## CPU
module CPU(input clk,rst,
           output [11:0] imem_addr, input [18:0] imem_data,
           output [7:0] dmem_addr, dmem_wdata, output dmem_we, dmem_re, input [7:0] dmem_rdata);
Settings: LEC_CHECK=0, ABC_AREA=1, CAP_MARGIN=20, CORE_MARGIN=2, CORE_UTILIZATION=72, CTS_CLUSTER_DIAMETER=345, CTS_CLUSTER_SIZE=17, HOLD_SLACK_MARGIN=0.24, PLACE_DENSITY_LB_ADDON=0.2, SETUP_SLACK_MARGIN=-0.15, SLEW_MARGIN=20; clock period 4.85 ns.
run.sh (not shown) runs the stock make flow with config.mk's settings and CLKGATE_MAP_FILE=.
The first run did not get past 5_1_grt with GRT-0232.
Rerun with:
ABC_AREA = unset   (was 1)
CORE_UTILIZATION = 40   (was 72)
CTS_CLUSTER_DIAMETER = unset   (was 345)
CTS_CLUSTER_SIZE = unset   (was 17)
HOLD_SLACK_MARGIN = unset   (was 0.24)
PLACE_DENSITY_LB_ADDON = unset   (was 0.2)
SETUP_SLACK_MARGIN = unset   (was -0.15)
clock period = 7.36 ns   (was 4.85 ns; I/O delays follow)
What happened: The new run finished clean. Area after synthesis increases by 1.6%. Die area is higher by 80%. Synthesized cell count is lower by 21%.
Rerun with:
CORE_UTILIZATION = 57   (was 40)
CTS_CLUSTER_SIZE = 99   (was unset)
clock period = 3.67 ns   (was 7.36 ns; I/O delays follow)
- The new run completed and failed the layout checks on negative setup slack
- core utilization is higher by 30 points
- combinational power goes up to 2.5 times its value
- design area is higher by 11%
- global-route usage came out higher by 15 points
Rerun with:
CORE_UTILIZATION = 66   (was 57)
CTS_CLUSTER_SIZE = unset   (was 99)
SETUP_SLACK_MARGIN = -0.47   (was unset)
clock period = 6.2 ns   (was 3.67 ns; I/O delays follow)
The new run finished with negative setup slack left.
Sequential share of layout area came out higher by 3.0 points.
Via count is lower by about 2.8%.
Critical path depth went up by 4.
Total power falls by 47%.
Register-to-register slack gains 2600 ps.
Cell count drops by 8.2%.
Utilization climbs by 1.3 points.
Worst hold slack is worse by 7.5 ps.
Clock power shrinks by about 43%.

* * *

CPU again, from the RTL that the note above started with.
clock: 5.66 ns
lec_check: 0
abc_area: 1
cap_margin: 10
cell_pad_in_sites_detail_placement: 0
core_aspect_ratio: 1.82
core_margin: 8
core_utilization: 50
cts_cluster_diameter: 177
cts_cluster_size: 98
min_routing_layer: met1
place_density: 0.39
setup_slack_margin: -0.41
slew_margin: 20
tns_end_percent: 15
The baseline produced a layout that fails on negative setup slack.
==> next run, changes <==
Settings changed: ABC_AREA 1 to unset, CAP_MARGIN 10 to 20, CELL_PAD_IN_SITES_DETAIL_PLACEMENT 0 to unset, CORE_ASPECT_RATIO 1.82 to unset, CORE_MARGIN 8 to 2, CORE_UTILIZATION 50 to 57, CTS_CLUSTER_DIAMETER 177 to unset, CTS_CLUSTER_SIZE 98 to unset, MIN_ROUTING_LAYER met1 to unset, PLACE_DENSITY 0.39 to unset, SETUP_SLACK_MARGIN -0.41 to unset, TNS_END_PERCENT 15 to unset.
Clock period 5.66 ns to 3.56 ns, I/O delays scaled along.
Effect: The changed run finished with negative setup slack left. Non-clock buffer count is higher by 168. Total power is higher by about 110%. Setup slack loses 1.8 ns. Utilization is higher by 19 points. Cell count is lower by 11%. Design area is higher by 15%. Die size is lower by about 23%. Clock skew is higher by 0.0063 ns.
==> next run, changes <==
Settings changed: CORE_UTILIZATION 57 to 49.
Clock period 3.56 ns to 7.36 ns, I/O delays scaled along.
Effect:
- The changed run ran to the end with no violations
- routed wire length drops by 12%
- setup slack gains 2.2 ns
- first-iteration DRC count falls by 19%
- cell count went down by 5.7%
- via count fell by 11%
- global-route usage shrinks by 9.5 points
- synthesized area does not change
- core utilization is lower by 20 points
- final area shrinks by 12%
- die size rose by 16%
- non-clock buffer count falls by 170
==> next run, changes <==
Settings changed: CORE_UTILIZATION 49 to 40, SETUP_SLACK_MARGIN set to 0.68.
Outcome:
- routed wire length falls by 0.82%
- register-to-register slack is better by 0.23 ns
- synthesized area does not change
- final cell count rises by 3.8%
- utilization falls by 9.9 points
- power rises by 1.2%
- fmax hardly moves
- combinational power rises by about 1%
- global-route usage falls by 5.3 points
- setup slack stays flat
- clock skew rises by 0.0085 ns
==> next run, changes <==
Settings changed: CORE_UTILIZATION 40 to 59, SETUP_SLACK_MARGIN 0.68 to 1.46.
Clock period 7.36 ns to 5.42 ns, I/O delays scaled along.
The new run ran to the end with violations: negative setup slack.
Count of clock-buffer cells in the layout stays the same.
Hold slack improved by 0.011 ns.
Total power climbs by well over a third.
Sequential cell count is unchanged.
Area after synthesis does not change.
Die size drops by a quarter to a third.
==> next run, changes <==
Settings changed: CORE_UTILIZATION 59 to 64, SETUP_SLACK_MARGIN 1.46 to unset.
Clock period 5.42 ns to 9.81 ns, I/O delays scaled along.
What happened: This time the run finished with timing, DRC and antenna clean; synthesized cell count does not change; critical path depth falls by 2; setup slack improves by 1.4 ns.

* * *

CPU again, from the RTL that the note above started with.
make LEC_CHECK=0 CAP_MARGIN=10 CELL_PAD_IN_SITES_DETAIL_PLACEMENT=0 CORE_ASPECT_RATIO=0.99 CORE_MARGIN=2 CORE_UTILIZATION=72 CTS_CLUSTER_DIAMETER=231 CTS_CLUSTER_SIZE=46 HOLD_SLACK_MARGIN=-0.09 MIN_ROUTING_LAYER=met1 PLACE_DENSITY=0.37 SETUP_SLACK_MARGIN=0.51 SLEW_MARGIN=20 finish   # period 5.15 ns
The first run aborted during global routing (GRT-0116).
Rerun with:
==> flow/config.mk (replaced) <==
export PLATFORM = sky130hd
export DESIGN_NAME = CPU
export DESIGN_NICKNAME = CPU
export VERILOG_FILES = /design/flow/design.v
export SDC_FILE = /design/flow/constraint.sdc
export NUM_CORES = 4
export LEC_CHECK = 0
export ABC_AREA = 1
export CAP_MARGIN = 10
export CELL_PAD_IN_SITES_DETAIL_PLACEMENT = 0
export CORE_ASPECT_RATIO = 1.04
export CORE_MARGIN = 2
export CORE_UTILIZATION = 69
export CTS_CLUSTER_DIAMETER = 124
export MIN_ROUTING_LAYER = met1
export PLACE_DENSITY_LB_ADDON = 0.18
export SLEW_MARGIN = 20
export TNS_END_PERCENT = 55
==> flow/constraint.sdc (replaced) <==
create_clock -name core_clock -period 5.78 [get_ports {clk}]
set_input_delay 1.1560 -clock core_clock [delete_from_list [all_inputs] [get_ports {clk}]]
set_output_delay 1.1560 -clock core_clock [all_outputs]
set_load 0.01 [all_outputs]
What happened:
- This time the run completed, yet does not pass: setup timing
- synthesized area shrinks by 1.6%
- synthesized cell count grows by 26%
- die size grows by 2.6%
Rerun with:
--- a/flow/config.mk
+++ b/flow/config.mk
@@ -11,8 +11,11 @@
 export CORE_ASPECT_RATIO = 1.04
 export CORE_MARGIN = 2
-export CORE_UTILIZATION = 69
+export CORE_UTILIZATION = 72
 export CTS_CLUSTER_DIAMETER = 124
+export CTS_CLUSTER_SIZE = 15
+export HOLD_SLACK_MARGIN = 0.29
 export MIN_ROUTING_LAYER = met1
 export PLACE_DENSITY_LB_ADDON = 0.18
+export SETUP_SLACK_MARGIN = -0.36
 export SLEW_MARGIN = 20
 export TNS_END_PERCENT = 55
==> flow/constraint.sdc (replaced) <==
create_clock -name core_clock -period 4.97 [get_ports {clk}]
set_input_delay 0.9940 -clock core_clock [delete_from_list [all_inputs] [get_ports {clk}]]
set_output_delay 0.9940 -clock core_clock [all_outputs]
set_load 0.01 [all_outputs]
What happened: The changed run completed and failed the layout checks on setup timing; sequential cell count stays the same; worst setup slack loses 0.60 ns; sequential power grows by 18%.

* * *

job 9109:
Starting RTL as in the previous note.
clock: 5.6 ns
lec_check: 0
abc_area: 1
cap_margin: 20
core_margin: 2
core_utilization: 72
cts_cluster_diameter: 345
cts_cluster_size: 17
place_density_lb_addon: 0.2
setup_slack_margin: -0.15
slew_margin: 20
In job 9109 the implementation ran to completion but is not tape-out ready, as the final checks report negative setup slack.
Edits applied to the flow inputs when going from job 9109 to job 3199:
Settings: a change of CTS_CLUSTER_DIAMETER from 345 to 30; a deleted PLACE_DENSITY_LB_ADDON that had been 0.2; a deleted CTS_CLUSTER_SIZE that had been 17; a deleted ABC_AREA that had been 1; a change of SETUP_SLACK_MARGIN from -0.15 to -0.56; a change of CORE_UTILIZATION from 72 to 68.
[summary]
- From the logs: job 3199 reached the end of the flow and failed the layout checks with negative setup slack.
- Against job 9109, total power in job 3199 came out worse.
- Total power per unit cell area for job 3199: 13% up relative to job 9109
- Changes observed in job 3199 relative to job 9109: wire length of the first global-routing pass saw a decrease; total net switching power saw an increase.
- Looking at area fraction in and, or, nand and nor cells across job 3199 and job 9109, the one that comes out higher is job 9109.
- Going from job 9109 to job 3199, core utilization at floorplan lost 4.4 points; count of cells resized by post-cts repair shrank by about 50%.
- Summary of the comparison: share of the core filled with cells is lower in job 3199, relative to job 9109.
- Taking job 3199 as 1.0, job 9109 lands at 0.74 on number of inserted filler cells in the final layout.
- Job 3199 vs job 9109: synthesized cell count down by more than 10%
What job 9050 does differently from job 3199 at the input level:
Settings: CORE_UTILIZATION: 68 -> 40; CTS_CLUSTER_DIAMETER: 30 -> unset; SETUP_SLACK_MARGIN: -0.56 -> unset; the clock period (ns, I/O delays scaled along): 5.6 -> 7.5.
[summary]
- In the flow results for job 9050 and job 3199, the clock share of power is smaller on job 9050.
- When the final numbers for job 9050 and job 3199 were put side by side, the global routing usage on met1 turned out to be smaller in job 9050.
- Job 9050 vs job 3199: routed wire length down by a little under 10%
- Sort job 9050 and job 3199 by power consumed by combinational cells desc -> top: job 3199
- Summary: with job 3199 as the reference, post-layout instance area in job 9050 moved down slightly.
- Taking job 3199 as the reference, in job 9050 number of setup violations in the final report shows a reduction of 51, part of the total power dissipated in combinational logic shows an increase of 0.2 points, sum of routed wire segments on met1 shows an increase of 18%, final estimated routing congestion in global placement shows a reduction of about 5%.
- Job 9050 reached the end of the flow, and the finished layout is clean on the timing, DRC and antenna checks.
Setup changes, job 9050 to job 9181
Settings: an added CORE_ASPECT_RATIO of 0.94; an added CTS_CLUSTER_SIZE of 98; a change of SLEW_MARGIN from 20 to 5; an added PLACE_DENSITY of 0.82; an added CTS_CLUSTER_DIAMETER of 298; a change of CORE_UTILIZATION from 40 to 62; a change of CORE_MARGIN from 2 to 6; an added TNS_END_PERCENT of 5.
[summary]
- Job 9181 did not stop at any stage, and its layout met the timing, DRC and antenna checks.
- Taking job 9050 as the reference, in job 9181 power attributed to the clock group -about 0.8%, die area -28%, critical path depth +4, number of DRC violations after detailed-routing iteration 0 +277, final worst-path cycle share +0.52 points.
- Job 9181 vs. job 9050: fill cell total of the finished layout went down by about 50%.
- Reported for job 9050 and job 9181, quantity of I/O buffers inserted on ports turned out identical to the last digit.
- Hold slack of job 9050 is on par with job 9181.
Input-level comparison between job 7050 and job 9181:
Settings: CTS_CLUSTER_SIZE: 98 -> 10; GPL_TIMING_DRIVEN: unset -> 1; CELL_PAD_IN_SITES_GLOBAL_PLACEMENT: unset -> 3; SLEW_MARGIN: 5 -> 20; SETUP_SLACK_MARGIN: unset -> 0.74; MIN_ROUTING_LAYER: unset -> met1; CORE_ASPECT_RATIO: 0.94 -> 1.08; CAP_MARGIN: 20 -> 10; CORE_UTILIZATION: 62 -> 40; CTS_CLUSTER_DIAMETER: 298 -> unset; TNS_END_PERCENT: 5 -> 15; CORE_MARGIN: 6 -> 8; PLACE_DENSITY: 0.82 -> unset; GPL_ROUTABILITY_DRIVEN: unset -> 1.
Job 7050 against job 9181: clock-cell share of area stayed essentially flat, clock transition at the registers of the reported paths saw a decrease, total routing resource utilization after global routing now smaller.
What job 7050 reported for total routed wirelength has to be multiplied by 0.875 to get the figure for job 9181.
From job 9181 to job 7050, sequential cell count did not move at all.
In job 7050 relative to job 9181, cell area had gone up by a few percent.
| time the final worst path needs with I/O delays and setup | job 7050 vs job 9181 | 0.019 ns lower |
Net count reported at finish was higher in the run labelled job 7050.
Vias: job 7050 fewer than job 9181
The inputs of job 4352 differ from those of job 7050 as listed below.
Settings: CAP_MARGIN now 20, was 10; TNS_END_PERCENT no longer set, was 15; CTS_CLUSTER_SIZE no longer set, was 10; MIN_ROUTING_LAYER no longer set, was met1; CORE_MARGIN now 2, was 8; SETUP_SLACK_MARGIN now 0.98, was 0.74; GPL_TIMING_DRIVEN no longer set, was 1; CORE_ASPECT_RATIO no longer set, was 1.08; GPL_ROUTABILITY_DRIVEN no longer set, was 1; CELL_PAD_IN_SITES_GLOBAL_PLACEMENT no longer set, was 3; the clock period (ns, I/O delays scaled along) now 3.56, was 7.5.
[summary]
The final report for job 4352 shows a completed flow and a layout that fails verification, specifically negative setup slack.
Number of rows in the core area in job 4352 is 4.4% below job 7050.
Floorplan die area (higher): job 7050
Compared with job 7050, job 4352 shows a higher count of clock-buffer cells in the layout.
The power of the sequential group in job 7050 is 0.48 times that in job 4352.
Job 4352 gives more met3 track demand over resource than job 7050 did.
Portion of the clock cycle consumed by the worst path in the final layout in job 4352 vs job 7050: up 68 points

* * *

Setup of JK:
The RTL this note starts from:
==> flow/design.v <==
`timescale 1ns/1ns
module adder_1(input[11:0] a ,output[11:0] out);
	wire[11:0] b = 12'b000000000001;
	assign out = a + b;
endmodule
module adder(input[11:0] a , b , output[11:0] out);
	assign out = a + b ;
endmodule
`timescale 1ns/1ns
module alu(input[2:0] fun , input[7:0] a,b ,input cin , output logic[7:0] out , output logic zero,cout);
	always @(fun,a,b,cin)begin
    cout = 1'b0;
    case(fun)
      3'b000 : {cout,out} = a + b ;
      3'b001 : {cout,out} = a + b + cin;
      3'b010 : {cout,out} = a - b;
		  3'b011 : {cout,out} = a - b + cin;
		  3'b100 : out = a & b;
		  3'b101 : out = a | b;
		  3'b110 : out = a ^ b;
		  3'b111 : out = ~(a & b);
    endcase
	end
  assign zero = (out == 8'b0) ? 1 : 0;
endmodule
module controller(input[5:0] code,input ze,c,rst,output reg pop,push,memorywrite,memoryread,writeReg,selRR2,selALU2,selpc,ldz,ldc,selz,selc,output reg [1:0] selWD,selRet,output reg [2:0]ALUfn);
  always @(ze,c,code,rst)begin
    pop <= 1'b0;
    push <= 1'b0;
    memorywrite <= 1'b0;
    memoryread <= 1'b0;
    writeReg<= 1'b0;
    selRR2<= 1'b0;
    selALU2<= 1'b0;
    selRet<= 2'b00;
    selpc<= 1'b0;
    ldz<= 1'b0;
    ldc<= 1'b0;
    selz <= 1'b0;
    selc <= 1'b0;
    selWD<= 2'b00;
    ALUfn <= 3'b000;
    if (~rst)begin
    if (code[5:4] == 2'b00) begin
      ALUfn <= code[3:1];
      ldz <= 1'b1;
      ldc <= 1'b1;
      selALU2 <= 1'b1;
      writeReg <= 1'b1;
    end
    if (code [5:4] == 2'b01) begin
      ALUfn <= code[3:1];
      ldz <= 1'b1;
      ldc <= 1'b1;
      writeReg <= 1'b1;
    end
    if (code[5:3] == 3'b110) begin
      selz <= 1'b1;
      selc <= 1'b1;
      ldz <= 1'b1;
      ldc <= 1'b1;
      selWD <= 2'b10;
      writeReg <= 1'b1;
    end
    if (code[5:3] == 3'b100) begin
      selRR2 <= 1'b1;
      ALUfn <= 3'b000;
      if (code [2:1] == 2'b00) begin
        memoryread <= 1'b1;
        selWD<= 2'b01;
        writeReg <= 1'b1;
      end
      if (code [2:1] == 2'b01)begin
        memorywrite<= 1'b1;
      end
    end
    if (code[5:3] == 3'b101) begin
      case(code[2:1])
        2'b00 : selpc <= ze?1:0;
        2'b01 : selpc <= ze?0:1;
        2'b10 : selpc <= c?1:0;
        2'b11 : selpc <= c?0:1;
      endcase
    end
    if (code[5:2] == 4'b1110)begin
      selRet <= 2'b10;
      selpc <= 1'b1;
      if (code[1] == 1'b1)
        push <= 1'b1;
    end
    if (code[5:0] == 6'b111100) begin
      pop <= 1'b1;
      selRet <=2'b01;
    end
    end
  end
endmodule
`timescale 1ns / 1ns
module signExtender(extend, extended );
	input[7:0] extend;
	output[11:0] extended;
	assign extended[7:0] = extend[7:0];
	assign extended[11:8] = {4{extend[7]}};
endmodule
module ff(input in,ld,clk,rst,output logic out);
  always@(posedge clk,posedge rst) begin
    if(rst)
      out <= 1'b0;
    else if(ld)
      out <= in;
  end
endmodule
`timescale 1ns/1ns
module mux2_12(input[11:0] a , b ,input sel , output[11:0] out);
	assign out = (sel) ? b : a ;
endmodule
module mux2_8(input[7:0] a , b , input sel , output[7:0] out);
	assign out = (sel) ? b : a ;
endmodule
module mux2_3(input[2:0] a , b , input sel , output[2:0] out);
	assign out = (sel) ? b : a ;
endmodule
module mux2_1(input a , b , input sel , output out);
	assign out = (sel) ? b : a ;
endmodule
module mux3(input[7:0] a , b , c,input[1:0] sel,output[7:0] out);
  assign out = (sel == 2'b00)?a:(sel == 2'b01)? b:c;
endmodule
module mux3_12(input[11:0] a , b , c,input[1:0] sel,output[11:0] out);
  assign out = (sel == 2'b00)?a:(sel == 2'b01)? b:c;
endmodule
module pc(input[11:0] in,input clk,rst,output logic[11:0] pc);
  always@(posedge clk,posedge rst)begin
    if (rst)
      pc <= 12'b0;
    else
      pc <= in;
  end
endmodule
module registerFile(input[2:0] RR1,RR2,WR,input[7:0] WD,input W,clk,rst,output logic [7:0] RD1,RD2);
  logic[7:0][7:0] registers;
  assign RD1 = registers[RR1];
  assign RD2 = registers[RR2];
  always @(posedge clk,posedge rst)begin
    if (rst)
      registers <= '0;
    else if (W)
      registers[WR] <= WD;
  end
endmodule
`timescale 1ns/1ns
module shiftReg(input[7:0] Data,input[2:0]sc,input[1:0]fn,output logic[7:0] out,output logic c,z);
  logic [15:0] rotl, rotr;
  assign rotl = {Data, Data} << sc;
  assign rotr = {Data, Data} >> sc;
  always@(*)begin
    c = 1'b0;
    case (fn)
      2'b00 : begin
        out = Data << sc;
        if (sc != 3'd0) c = Data[3'd0 - sc];
      end
      2'b01 : begin
        out = Data >> sc;
        if (sc != 3'd0) c = Data[sc - 3'd1];
      end
      2'b10 : out = rotl[15:8];
      default : out = rotr[7:0];
    endcase
  end
  assign z = out?0:1;
endmodule
module stack(input[11:0] in,input push,pop,clk,rst,output logic[11:0] out);
  logic[7:0][11:0] memory;
  assign out = memory[0];
  always@(posedge clk,posedge rst)begin
    if (rst)
      memory <= '0;
    else begin
      if(pop)begin
        for (int i=1; i<8; i++)begin
          memory[i-1] <= memory[i];
        end
        memory[7] <= 12'b0;
      end
      else if (push)begin
        for (int i=0; i<7; i++)begin
          memory[7-i] <= memory[6-i];
        end
        memory[0] <= in;
      end
    end
  end
endmodule
module datapath(input pop,push,memorywrite,memoryread,writeReg,selRR2,selALU2,selpc,ldz,ldc,selz,selc,input [1:0] selWD,selRet,input  [2:0]ALUfn,input clk,rst, output ze,c,output [5:0] code,
                output [11:0] imem_addr, input [18:0] imem_data, output [7:0] dmem_addr, dmem_wdata, input [7:0] dmem_rdata);
  wire [11:0] pc_1 , ret;
  stack Stack(pc_1,push,pop,clk,rst,ret);
  wire[11:0] f_pc,next_pc;
  wire [18:0] ins;
  mux3_12 pc_ret(f_pc , ret , ins[11:0] , selRet ,next_pc);
  wire[11:0] pc;
  pc PC(next_pc ,clk,rst,pc);
  assign imem_addr = pc;
  assign ins = imem_data;
  wire [11:0]extended;
  signExtender Ex(ins[7:0], extended );
  adder_1 In(pc ,pc_1);
  wire[11:0] apc;
  adder Add(pc_1 , extended , apc);
  mux2_12 pc1_apc(pc_1 , apc , selpc , f_pc);
  wire [2:0] RR2;
  mux2_3 sel_RR2(ins[7:5] , ins[13:11] , selRR2, RR2);
  wire [7:0] Out,RD,ALUOut,WD;
  mux3 sel_WD( ALUOut,RD,Out, selWD,WD);
  wire[7:0] RD1,RD2;
  registerFile RF(ins[10:8],RR2,ins[13:11],WD,writeReg,clk,rst,RD1,RD2);
  wire[7:0] ALU2;
  mux2_8 sel_ALU2(ins[7:0] , RD2, selALU2,ALU2);
  wire zero,carry;
  alu Alu(ALUfn ,RD1,ALU2 ,c ,ALUOut ,zero,carry);
  wire shc,shz;
  shiftReg Shr(RD1,ins[7:5],ins[15:14],Out,shc,shz);
  wire ff1;
  mux2_1 sel_z(zero,shz,selz , ff1);
  ff ff_z(ff1,ldz,clk,rst,ze);
  wire ff2;
  mux2_1 sel_c(carry,shc,selc , ff2);
  ff ff_c(ff2,ldc,clk,rst,c);
  assign dmem_addr = ALUOut;
  assign dmem_wdata = RD2;
  assign RD = dmem_rdata;
  assign code = ins[18:13];
endmodule
`timescale 1ns/1ns
module CPU(input clk,rst,
           output [11:0] imem_addr, input [18:0] imem_data,
           output [7:0] dmem_addr, dmem_wdata, output dmem_we, dmem_re, input [7:0] dmem_rdata);
  wire pop,push,memorywrite,memoryread,writeReg,selRR2,selALU2,selpc,ldz,ldc,selz,selc;
  wire[1:0] selWD,selRet;
  wire[2:0] ALUfn;
  wire ze,c;
  wire[5:0] code;
  datapath dp(pop,push,memorywrite,memoryread,writeReg,selRR2,selALU2,selpc,ldz,ldc,selz,selc,selWD,selRet,ALUfn,clk,rst, ze,c,code,
              imem_addr, imem_data, dmem_addr, dmem_wdata, dmem_rdata);
  controller cl( code, ze,c,rst, pop,push,memorywrite,memoryread,writeReg,selRR2,selALU2,selpc,ldz,ldc,selz,selc,selWD,selRet,ALUfn);
  assign dmem_we = memorywrite;
  assign dmem_re = memoryread;
endmodule
Settings: LEC_CHECK=0, CAP_MARGIN=10, CELL_PAD_IN_SITES_DETAIL_PLACEMENT=0, CELL_PAD_IN_SITES_GLOBAL_PLACEMENT=3, CORE_ASPECT_RATIO=0.63, CORE_MARGIN=2, CORE_UTILIZATION=31, CTS_CLUSTER_DIAMETER=170, GPL_TIMING_DRIVEN=0, HOLD_SLACK_MARGIN=0.09, MAX_ROUTING_LAYER=met4, MIN_ROUTING_LAYER=met2, SLEW_MARGIN=20, TNS_END_PERCENT=35; clock period 5.66 ns.
Layout checks on JK: not met. Flow itself completed; violations: design-rule violations, negative setup slack.
### JK -> MS
==> flow/config.mk <==
export PLATFORM = sky130hd
export DESIGN_NAME = CPU
export DESIGN_NICKNAME = CPU
export VERILOG_FILES = /design/flow/design.v
export SDC_FILE = /design/flow/constraint.sdc
export NUM_CORES = 4
export LEC_CHECK = 0
export CAP_MARGIN = 20
export CORE_MARGIN = 2
export CORE_UTILIZATION = 40
export GPL_ROUTABILITY_DRIVEN = 0
export MAX_ROUTING_LAYER = met4
export SLEW_MARGIN = 20
==> flow/constraint.sdc <==
create_clock -name core_clock -period 5.93 [get_ports {clk}]
set_input_delay 1.1860 -clock core_clock [delete_from_list [all_inputs] [get_ports {clk}]]
set_output_delay 1.1860 -clock core_clock [all_outputs]
set_load 0.01 [all_outputs]
Results
- MS finished all stages; however, its layout fails the closing checks, the failures being negative setup slack.
- MS vs. JK: proportion of power drawn by the clock network up 0.9 points; cell count after placement down 2.9%.
- Diff MS and JK: fraction of area in multi-input gates lower in MS
- Relative to JK, the first-pass GRT wire length of MS is lower by 26,000 µm.
- JK → MS: met3 routed wirelength -92%; number of hold buffers added after CTS stayed essentially flat.
Input changes introduced in AL (baseline for comparison: MS):
diff --git a/flow/config.mk b/flow/config.mk
--- a/flow/config.mk
+++ b/flow/config.mk
@@ -10,3 +10,2 @@
-export CORE_UTILIZATION = 40
-export GPL_ROUTABILITY_DRIVEN = 0
-export MAX_ROUTING_LAYER = met4
+export CORE_UTILIZATION = 61
+export SETUP_SLACK_MARGIN = 1.61
==> flow/constraint.sdc <==
create_clock -name core_clock -period 5.6 [get_ports {clk}]
set_input_delay 1.1200 -clock core_clock [delete_from_list [all_inputs] [get_ports {clk}]]
set_output_delay 1.1200 -clock core_clock [all_outputs]
set_load 0.01 [all_outputs]
Notes after the runs:
- Setup slack in AL is smaller than in MS.
- AL ended with more total length of routed wires than MS.
- [compare] base=MS new=AL: overall die width decreased 34 µm; hold slack now sits higher; via count went up; all-layer global routing usage picked up an extra 15 points; share of final layout cell area taken by non-clock buffers shows an increase of 3.2 points.
- Nothing crashed in MS and all stages finished; the problem is that the final layout failed, the offending checks being negative setup slack.
- Finished, but not clean: AL, with negative setup slack.
- Final area on AL is up relative to MS.
No activity file was given, so power comes from the tool's default toggle rates.
